==> garnet: inputs <==
==> flow/design.v <==
module matvecmult(
    CLK,
    RST,
    vector_x,
    vector_b,
    vector_y,
    Q,
    A,
    finish
);
input               CLK;
input               RST;
input       [127:0]	vector_x;
input       [127:0]	vector_b;
output  reg [127:0]	vector_y;
input       [127:0]	Q;
output  reg [3:0]   A;
output  reg         finish;
integer i;
integer j;
reg [7:0] vector_x_w[0:15],vector_x_r[0:15];
reg [7:0] vector_b_w[0:15],vector_b_r[0:15];
reg [7:0] vector_y_w[0:15],vector_y_r[0:15];
reg [7:0] part_matrix_a_w[0:15],part_matrix_a_r[0:15];
reg       finish_w,finish_r;
reg [3:0] counter_w,counter_r;
reg [7:0] temp;
always @(*) begin
    vector_x_w[0] = vector_x[7:0];
    vector_x_w[1] = vector_x[15:8];
    vector_x_w[2] = vector_x[23:16];
    vector_x_w[3] = vector_x[31:24];
    vector_x_w[4] = vector_x[39:32];
    vector_x_w[5] = vector_x[47:40];
    vector_x_w[6] = vector_x[55:48];
    vector_x_w[7] = vector_x[63:56];
    vector_x_w[8] = vector_x[71:64];
    vector_x_w[9] = vector_x[79:72];
    vector_x_w[10] = vector_x[87:80];
    vector_x_w[11] = vector_x[95:88];
    vector_x_w[12] = vector_x[103:96];
    vector_x_w[13] = vector_x[111:104];
    vector_x_w[14] = vector_x[119:112];
    vector_x_w[15] = vector_x[127:120];
    vector_b_w[0] = vector_b[7:0];
    vector_b_w[1] = vector_b[15:8];
    vector_b_w[2] = vector_b[23:16];
    vector_b_w[3] = vector_b[31:24];
    vector_b_w[4] = vector_b[39:32];
    vector_b_w[5] = vector_b[47:40];
    vector_b_w[6] = vector_b[55:48];
    vector_b_w[7] = vector_b[63:56];
    vector_b_w[8] = vector_b[71:64];
    vector_b_w[9] = vector_b[79:72];
    vector_b_w[10] = vector_b[87:80];
    vector_b_w[11] = vector_b[95:88];
    vector_b_w[12] = vector_b[103:96];
    vector_b_w[13] = vector_b[111:104];
    vector_b_w[14] = vector_b[119:112];
    vector_b_w[15] = vector_b[127:120];
    part_matrix_a_w[0] = Q[7:0];
    part_matrix_a_w[1] = Q[15:8];
    part_matrix_a_w[2] = Q[23:16];
    part_matrix_a_w[3] = Q[31:24];
    part_matrix_a_w[4] = Q[39:32];
    part_matrix_a_w[5] = Q[47:40];
    part_matrix_a_w[6] = Q[55:48];
    part_matrix_a_w[7] = Q[63:56];
    part_matrix_a_w[8] = Q[71:64];
    part_matrix_a_w[9] = Q[79:72];
    part_matrix_a_w[10] = Q[87:80];
    part_matrix_a_w[11] = Q[95:88];
    part_matrix_a_w[12] = Q[103:96];
    part_matrix_a_w[13] = Q[111:104];
    part_matrix_a_w[14] = Q[119:112];
    part_matrix_a_w[15] = Q[127:120];
    for(i=0;i<=15;i=i+1) begin
        vector_y_w[i] = vector_y_r[i];
    end
    temp =  2*part_matrix_a_w[15]*vector_x_w[0]+
            2*part_matrix_a_w[14]*vector_x_w[1]+
            2*part_matrix_a_w[13]*vector_x_w[2]+
            2*part_matrix_a_w[12]*vector_x_w[3]+
            2*part_matrix_a_w[11]*vector_x_w[4]+
            2*part_matrix_a_w[10]*vector_x_w[5]+
            2*part_matrix_a_w[9]*vector_x_w[6]+
            2*part_matrix_a_w[8]*vector_x_w[7]+
            2*part_matrix_a_w[7]*vector_x_w[8]+
            2*part_matrix_a_w[6]*vector_x_w[9]+
            2*part_matrix_a_w[5]*vector_x_w[10]+
            2*part_matrix_a_w[4]*vector_x_w[11]+
            2*part_matrix_a_w[3]*vector_x_w[12]+
            2*part_matrix_a_w[2]*vector_x_w[13]+
            2*part_matrix_a_w[1]*vector_x_w[14]+
            2*part_matrix_a_w[0]*vector_x_w[15];
    finish_w = 1'b0;
    counter_w = counter_r;
    if(RST)
        counter_w = 1'b0;
    else if(counter_r<4'b1111) begin
        i = counter_r;
        vector_y_w[i] = vector_y_r[i]+temp+vector_b_w[i];
        counter_w = counter_r+1'b1;
    end
    else begin
        finish_w = 1'b1;
        if(finish_r==1'b0)
            vector_y_w[15] = vector_y_r[15]+temp+vector_b_w[15];
        else
            vector_y_w[15] = vector_y_r[15];
    end
    finish = finish_r;
    A = counter_w;
    vector_y = {vector_y_r[15],vector_y_r[14],vector_y_r[13],vector_y_r[12],vector_y_r[11],vector_y_r[10],vector_y_r[9],vector_y_r[8],vector_y_r[7],vector_y_r[6],vector_y_r[5],vector_y_r[4],vector_y_r[3],vector_y_r[2],vector_y_r[1],vector_y_r[0]};
end
always @(posedge CLK or posedge RST) begin
    if (RST) begin
        counter_r <= 1'b0;
        finish_r <= 1'b0;
        for(i=0;i<=15;i=i+1) begin
            part_matrix_a_r[i]<=1'b0;
            vector_y_r[i]<=1'b0;
        end
    end
    else begin
        counter_r <= counter_w;
        finish_r <= finish_w;
        for(i=0;i<=15;i=i+1) begin
            part_matrix_a_r[i]<=part_matrix_a_w[i];
            vector_y_r[i]<=vector_y_w[i];
        end
    end
end
endmodule
==> flow/run.sh <==
#!/bin/bash
# the make line also repeats each setting of config.mk as NAME=value (left out here)
make -C /OpenROAD-flow-scripts/flow DESIGN_CONFIG=/design/flow/config.mk WORK_HOME=/design/flow/orfs CLKGATE_MAP_FILE= finish
==> flow/config.mk <==
export PLATFORM = sky130hd
export DESIGN_NAME = matvecmult
export DESIGN_NICKNAME = matvecmult
export VERILOG_FILES = /design/flow/design.v
export SDC_FILE = /design/flow/constraint.sdc
export NUM_CORES = 4
export LEC_CHECK = 0
export CAP_MARGIN = 20
export CORE_MARGIN = 2
export CORE_UTILIZATION = 72
export CTS_CLUSTER_DIAMETER = 25
export CTS_CLUSTER_SIZE = 11
export PLACE_DENSITY_LB_ADDON = 0.14
export SETUP_SLACK_MARGIN = 0.93
export SLEW_MARGIN = 20
==> flow/constraint.sdc <==
create_clock -name core_clock -period 3.17 [get_ports {CLK}]
set_input_delay 0.6340 -clock core_clock [delete_from_list [all_inputs] [get_ports {CLK}]]
set_output_delay 0.6340 -clock core_clock [all_outputs]
set_load 0.01 [all_outputs]
==> pepper: changes against garnet <==
ABC_AREA = 0   (was not set)
CAP_MARGIN = 30   (was 20)
CELL_PAD_IN_SITES_DETAIL_PLACEMENT = 0   (was not set)
CORE_UTILIZATION = 58   (was 72)
CTS_CLUSTER_DIAMETER = not set   (was 25)
CTS_CLUSTER_SIZE = 61   (was 11)
GPL_ROUTABILITY_DRIVEN = 1   (was not set)
MIN_ROUTING_LAYER = met1   (was not set)
PLACE_DENSITY = 0.58   (was not set)
PLACE_DENSITY_LB_ADDON = not set   (was 0.14)
SETUP_SLACK_MARGIN = 0.16   (was 0.93)
TNS_END_PERCENT = 65   (was not set)
==> flow/constraint.sdc (replaced) <==
create_clock -name core_clock -period 11.2 [get_ports {CLK}]
set_input_delay 2.2400 -clock core_clock [delete_from_list [all_inputs] [get_ports {CLK}]]
set_output_delay 2.2400 -clock core_clock [all_outputs]
set_load 0.01 [all_outputs]
==> lagoon: changes against garnet <==
ABC_AREA = 1   (was not set)
CORE_UTILIZATION = 53   (was 72)
CTS_CLUSTER_DIAMETER = 227   (was 25)
CTS_CLUSTER_SIZE = 90   (was 11)
GPL_TIMING_DRIVEN = 0   (was not set)
PLACE_DENSITY = 0.37   (was not set)
PLACE_DENSITY_LB_ADDON = not set   (was 0.14)
SETUP_SLACK_MARGIN = not set   (was 0.93)
TNS_END_PERCENT = 35   (was not set)
==> flow/constraint.sdc (replaced) <==
create_clock -name core_clock -period 10.0 [get_ports {CLK}]
set_input_delay 2.0000 -clock core_clock [delete_from_list [all_inputs] [get_ports {CLK}]]
set_output_delay 2.0000 -clock core_clock [all_outputs]
set_load 0.01 [all_outputs]
==> impl_metrics.ini <==
; generated from flow reports
[status]
violatedChecks = negative setup slack
status = finished with violations

[timing]
final-setup-viol-count = 16
fin_ws_ns = -0.182

[logic_synthesis]
area_leaders = nand2_1 19%, fa_1 18%, dfrtp_1 15%, ha_1 14%, inv_1 12%
syn_area_per_cell_um2 = 6.96
synthAdderAreaFrac = 0.319
postSynthSeqShare = 0.152
top_cell_area_share = 0.186

[floorplan]
die_area_um2 = 42900
die_height_um = 207
[end of results for lagoon]
==> impl_metrics.ini <==
; physical design summary
[status]
status = did not finish
flow.stopped_at = global placement
firstError = [ERROR FLW-0024] Place density exceeds 1.0 (current PLACE_DENSITY_LB_ADDON =  0.14). Please check if the value of  PLACE_DENSITY_LB_ADDON is between 0 and 0.99.

[logic_synthesis]
area_leaders = fa_1 20%, dfrtp_1 17%, ha_1 15%, xnor2_1 8.7%, and2_1 8.1%
synth-area-yosys_um2 = 19900
synthAdderAreaFrac = 0.350
top_cells_by_count = 257 x and2_1, 251 x inv_1, 238 x ha_1, 232 x nand2_1, 199 x fa_1
top_cell_area_share = 0.200
synth-simple-area-share = 0.157
synth_nets = 2947
postSynthSeqShare = 0.167
synthArstFlopShare = 1.00
ys_types = 48
top_cell = and2_1
syn_area_per_cell_um2 = 9.38

[floorplan]
die_area_um2 = 29000
io_pins = 519
die_height_um = 170
[end of results for garnet]
==> impl_metrics.ini <==
; generated from flow reports
[status]
status = timing/DRC/antenna clean

[timing]
fin_ws_ns = 0.269
final-setup-viol-count = 0

[floorplan]
die_height_um = 189
die_area_um2 = 35800

[logic_synthesis]
synthAdderAreaFrac = 0.350
syn_area_per_cell_um2 = 9.38

[drt]
routed-wl-met3_um = 7710

[clocking]
cts_buffers = 17
[end of results for pepper]

==> inputs of run Z <==
// matvecmult: RTL as listed in full above, without the edits since
clock: 6.73 ns
lec_check: 0
cap_margin: 20
core_margin: 2
core_utilization: 51
cts_cluster_diameter: 255
cts_cluster_size: 98
slew_margin: 20
run.sh (not shown) runs the stock make flow with config.mk's settings and CLKGATE_MAP_FILE=.
==> run E (differences from run Z) <==
Settings changed: CORE_UTILIZATION 51 to 40, CTS_CLUSTER_DIAMETER 255 to not set, CTS_CLUSTER_SIZE 98 to not set.
==> flow/constraint.sdc (replaced) <==
create_clock -name core_clock -period 10.0 [get_ports {CLK}]
set_input_delay 2.0000 -clock core_clock [delete_from_list [all_inputs] [get_ports {CLK}]]
set_output_delay 2.0000 -clock core_clock [all_outputs]
set_load 0.01 [all_outputs]
==> run M (differences from run Z) <==
Settings changed: CORE_UTILIZATION 51 to 57, CTS_CLUSTER_DIAMETER 255 to not set, CTS_CLUSTER_SIZE 98 to 90, MAX_ROUTING_LAYER set to met4, TNS_END_PERCENT set to 5.
==> flow/constraint.sdc (replaced) <==
create_clock -name core_clock -period 5.49 [get_ports {CLK}]
set_input_delay 1.0980 -clock core_clock [delete_from_list [all_inputs] [get_ports {CLK}]]
set_output_delay 1.0980 -clock core_clock [all_outputs]
set_load 0.01 [all_outputs]
==> run summary <==
Outcome: timing/DRC/antenna clean
Final setup TNS: 0 ps
Combinational share of cell area: 0.5749
Top layer in use: met5
Die y size: 227.1 um
DR vias/cell: 5.294
Unrepaired setup endpoints after global routing: no
the above is filed under run E

==> run summary <==
Post-route setup slack: -2407 ps
Outcome: failed layout checks
Final setup TNS: -141410 ps
Top layer in use: met5
Setup-failing EPs final: 80
SO Viols: negative setup slack
the above is filed under run Z

==> run summary <==
Outcome: failed layout checks
SO Viols: max-capacitance violations, max-slew violations, negative setup slack
Max-cap violations: 1
Post-route setup slack: -3728 ps
Setup-failing EPs final: 96
Max Slew Vio Count: 5
the above is filed under run M


==> cedar: inputs <==
Starts from the design.v that is shown in full above.
clock: 10.0 ns
lec_check: 0
cap_margin: 0
cell_pad_in_sites_global_placement: 3
core_aspect_ratio: 0.93
core_margin: 2
core_utilization: 40
cts_cluster_diameter: 50
cts_cluster_size: 11
gpl_timing_driven: 0
max_routing_layer: met4
min_routing_layer: met2
place_density_lb_addon: 0.1
slew_margin: 20
tns_end_percent: 75
==> yarrow (differences from cedar) <==
- ABC_AREA: unset -> 1
- CAP_MARGIN: 0 -> 20
- CELL_PAD_IN_SITES_GLOBAL_PLACEMENT: 3 -> unset
- CORE_ASPECT_RATIO: 0.93 -> unset
- CORE_UTILIZATION: 40 -> 58
- CTS_CLUSTER_DIAMETER: 50 -> 261
- CTS_CLUSTER_SIZE: 11 -> 99
- GPL_TIMING_DRIVEN: 0 -> unset
- MAX_ROUTING_LAYER: met4 -> unset
- MIN_ROUTING_LAYER: met2 -> unset
- PLACE_DENSITY: unset -> 0.42
- PLACE_DENSITY_LB_ADDON: 0.1 -> unset
- TNS_END_PERCENT: 75 -> unset
==> flow/constraint.sdc (replaced) <==
create_clock -name core_clock -period 7.37 [get_ports {CLK}]
set_input_delay 1.4740 -clock core_clock [delete_from_list [all_inputs] [get_ports {CLK}]]
set_output_delay 1.4740 -clock core_clock [all_outputs]
set_load 0.01 [all_outputs]
==> amber (differences from cedar) <==
- CAP_MARGIN: 0 -> 20
- CELL_PAD_IN_SITES_GLOBAL_PLACEMENT: 3 -> unset
- CORE_ASPECT_RATIO: 0.93 -> unset
- CORE_UTILIZATION: 40 -> 65
- CTS_CLUSTER_DIAMETER: 50 -> 264
- CTS_CLUSTER_SIZE: 11 -> 99
- GPL_TIMING_DRIVEN: 0 -> unset
- MAX_ROUTING_LAYER: met4 -> unset
- MIN_ROUTING_LAYER: met2 -> unset
- PLACE_DENSITY_LB_ADDON: 0.1 -> unset
- TNS_END_PERCENT: 75 -> 10
==> flow/constraint.sdc (replaced) <==
create_clock -name core_clock -period 7.37 [get_ports {CLK}]
set_input_delay 1.4740 -clock core_clock [delete_from_list [all_inputs] [get_ports {CLK}]]
set_output_delay 1.4740 -clock core_clock [all_outputs]
set_load 0.01 [all_outputs]
==> zinc (differences from cedar) <==
- CAP_MARGIN: 0 -> 20
- CELL_PAD_IN_SITES_GLOBAL_PLACEMENT: 3 -> unset
- CORE_ASPECT_RATIO: 0.93 -> unset
- CORE_UTILIZATION: 40 -> 57
- CTS_CLUSTER_DIAMETER: 50 -> 285
- CTS_CLUSTER_SIZE: 11 -> unset
- GPL_TIMING_DRIVEN: 0 -> unset
- MAX_ROUTING_LAYER: met4 -> unset
- MIN_ROUTING_LAYER: met2 -> unset
- PLACE_DENSITY_LB_ADDON: 0.1 -> unset
- SETUP_SLACK_MARGIN: unset -> -0.58
- TNS_END_PERCENT: 75 -> unset
==> flow/constraint.sdc (replaced) <==
create_clock -name core_clock -period 8.75 [get_ports {CLK}]
set_input_delay 1.7500 -clock core_clock [delete_from_list [all_inputs] [get_ports {CLK}]]
set_output_delay 1.7500 -clock core_clock [all_outputs]
set_load 0.01 [all_outputs]
==> comparison table <==
	zinc	yarrow	cedar	amber
Fraction of area in non-clock buffers	23.0%	21.5%	-	-
Post-detailed-placement cell area	0.0273 mm2	0.0296 mm2	-	0.0272 mm2
Sum of routed wire segments on met1	26,000 um	31,300 um	-	-
Largest stage delay on the critical path	0.61 ns	0.61 ns	-	-
Inserted Diodes	7	6	-	-
Top routing layer in use	met5	met5	-	-
Status	failed layout checks	failed layout checks	did not finish	did not finish
Failing step	-	-	global placement	global routing
Layout check failures	negative setup slack	negative setup slack	-	-
CP Max Fanout	15	4	-	-
Hold-fix buffer count after cts	0	0	-	0
Tap Count	455	511	-	-
Detail-routed net length per standard cell	26.0 um	21.7 um	-	-
Die ar.	0.0365 mm2	0.0392 mm2	0.0516 mm2	0.0321 mm2
CP max-delay cell	sky130_fd_sc_hd__fa_1	sky130_fd_sc_hd__fa_1	-	-
Hold path start	vector_y_r[5][7]	vector_y_r[9][6]	-	-
Ao+oa area frac	8.94%	6.92%	8.94%	8.94%

==> run R: inputs <==
Starts from the design.v that is shown in full above.
Settings: LEC_CHECK=0, ABC_AREA=1, CAP_MARGIN=20, CORE_MARGIN=2, CORE_UTILIZATION=46, CTS_CLUSTER_DIAMETER=227, CTS_CLUSTER_SIZE=90, GPL_TIMING_DRIVEN=0, PLACE_DENSITY=0.37, SLEW_MARGIN=20, TNS_END_PERCENT=35; clock period 10.0 ns.
==> run H (differences from run R) <==
--- a/flow/config.mk
+++ b/flow/config.mk
@@ -10,8 +10,6 @@
 export CORE_MARGIN = 2
-export CORE_UTILIZATION = 46
-export CTS_CLUSTER_DIAMETER = 227
-export CTS_CLUSTER_SIZE = 90
-export GPL_TIMING_DRIVEN = 0
-export PLACE_DENSITY = 0.37
+export CORE_UTILIZATION = 58
+export CTS_CLUSTER_DIAMETER = 399
+export CTS_CLUSTER_SIZE = 99
 export SLEW_MARGIN = 20
-export TNS_END_PERCENT = 35
+export TNS_END_PERCENT = 10
==> flow/constraint.sdc (replaced) <==
create_clock -name core_clock -period 7.37 [get_ports {CLK}]
set_input_delay 1.4740 -clock core_clock [delete_from_list [all_inputs] [get_ports {CLK}]]
set_output_delay 1.4740 -clock core_clock [all_outputs]
set_load 0.01 [all_outputs]
==> run F (differences from run R) <==
==> flow/config.mk (replaced) <==
export PLATFORM = sky130hd
export DESIGN_NAME = matvecmult
export DESIGN_NICKNAME = matvecmult
export VERILOG_FILES = /design/flow/design.v
export SDC_FILE = /design/flow/constraint.sdc
export NUM_CORES = 4
export LEC_CHECK = 0
export ABC_AREA = 1
export CAP_MARGIN = 20
export CORE_ASPECT_RATIO = 0.5
export CORE_MARGIN = 2
export CORE_UTILIZATION = 72
export CTS_CLUSTER_DIAMETER = 371
export CTS_CLUSTER_SIZE = 94
export PLACE_DENSITY = 0.35
export SLEW_MARGIN = 20
export TNS_END_PERCENT = 5
==> flow/constraint.sdc (replaced) <==
create_clock -name core_clock -period 4.96 [get_ports {CLK}]
set_input_delay 0.9920 -clock core_clock [delete_from_list [all_inputs] [get_ports {CLK}]]
set_output_delay 0.9920 -clock core_clock [all_outputs]
set_load 0.01 [all_outputs]
==> results.yml <==
# yosys + openroad results
run_status:
  status: "finished with violations"
  violations: "setup timing"
layout:
  nMultiInputCombCells: 2239
sta:
  layout_setup_ws_ns: -2.08
  setup_violations: 79
flow_run:
  warnings: 66
worst_hold_path:
  min_path_cells: 2
worst_setup_path:
  cp_common_cell: "fa_1"
routing:
  n_antenna_cell: 10
That was run H.
==> results.yml <==
# implementation run metrics
run_status:
  status: "aborted with a tool error"
  lastStage: "detailed placement (3_5_place_dp)"
  tool.error: "[ERROR DPL-0033] detailed placement checks failed during check placement."
synth:
  yosys_warnings: 7
  synthCells: 3138
  synth_adder_area_share_pct: 31.9
  synth_async_sr_flop_share_pct: 100
  area_leaders: "nand2_1 (19%), fa_1 (18%), dfrtp_1 (15%), ha_1 (14%), inv_1 (12%)"
  synth-edff-count: 0
die:
  num_io_pins: 519
  core_um2: 30100
  num_rows: 45
place:
  place_congestion: 1.16
That was run F.
==> results.yml <==
# yosys + openroad results
global_routing:
  grt_start_max_net_pins: 106
  grt_pass1_vias: 22200
  top_usage_layer: "met2"
flow_run:
  warnings: 67
routing:
  n_antenna_cell: 0
sta:
  setup_violations: 14
  layout_setup_ws_ns: -0.0332
die:
  taps: 607
run_status:
  status: "finished with violations"
  violations: "setup timing"
layout:
  nMultiInputCombCells: 2239
worst_hold_path:
  min_path_cells: 2
worst_setup_path:
  cpMaxStageDelayCell: "fa_2"
clocking:
  clk_path_buf_depth: 2
That was run R.
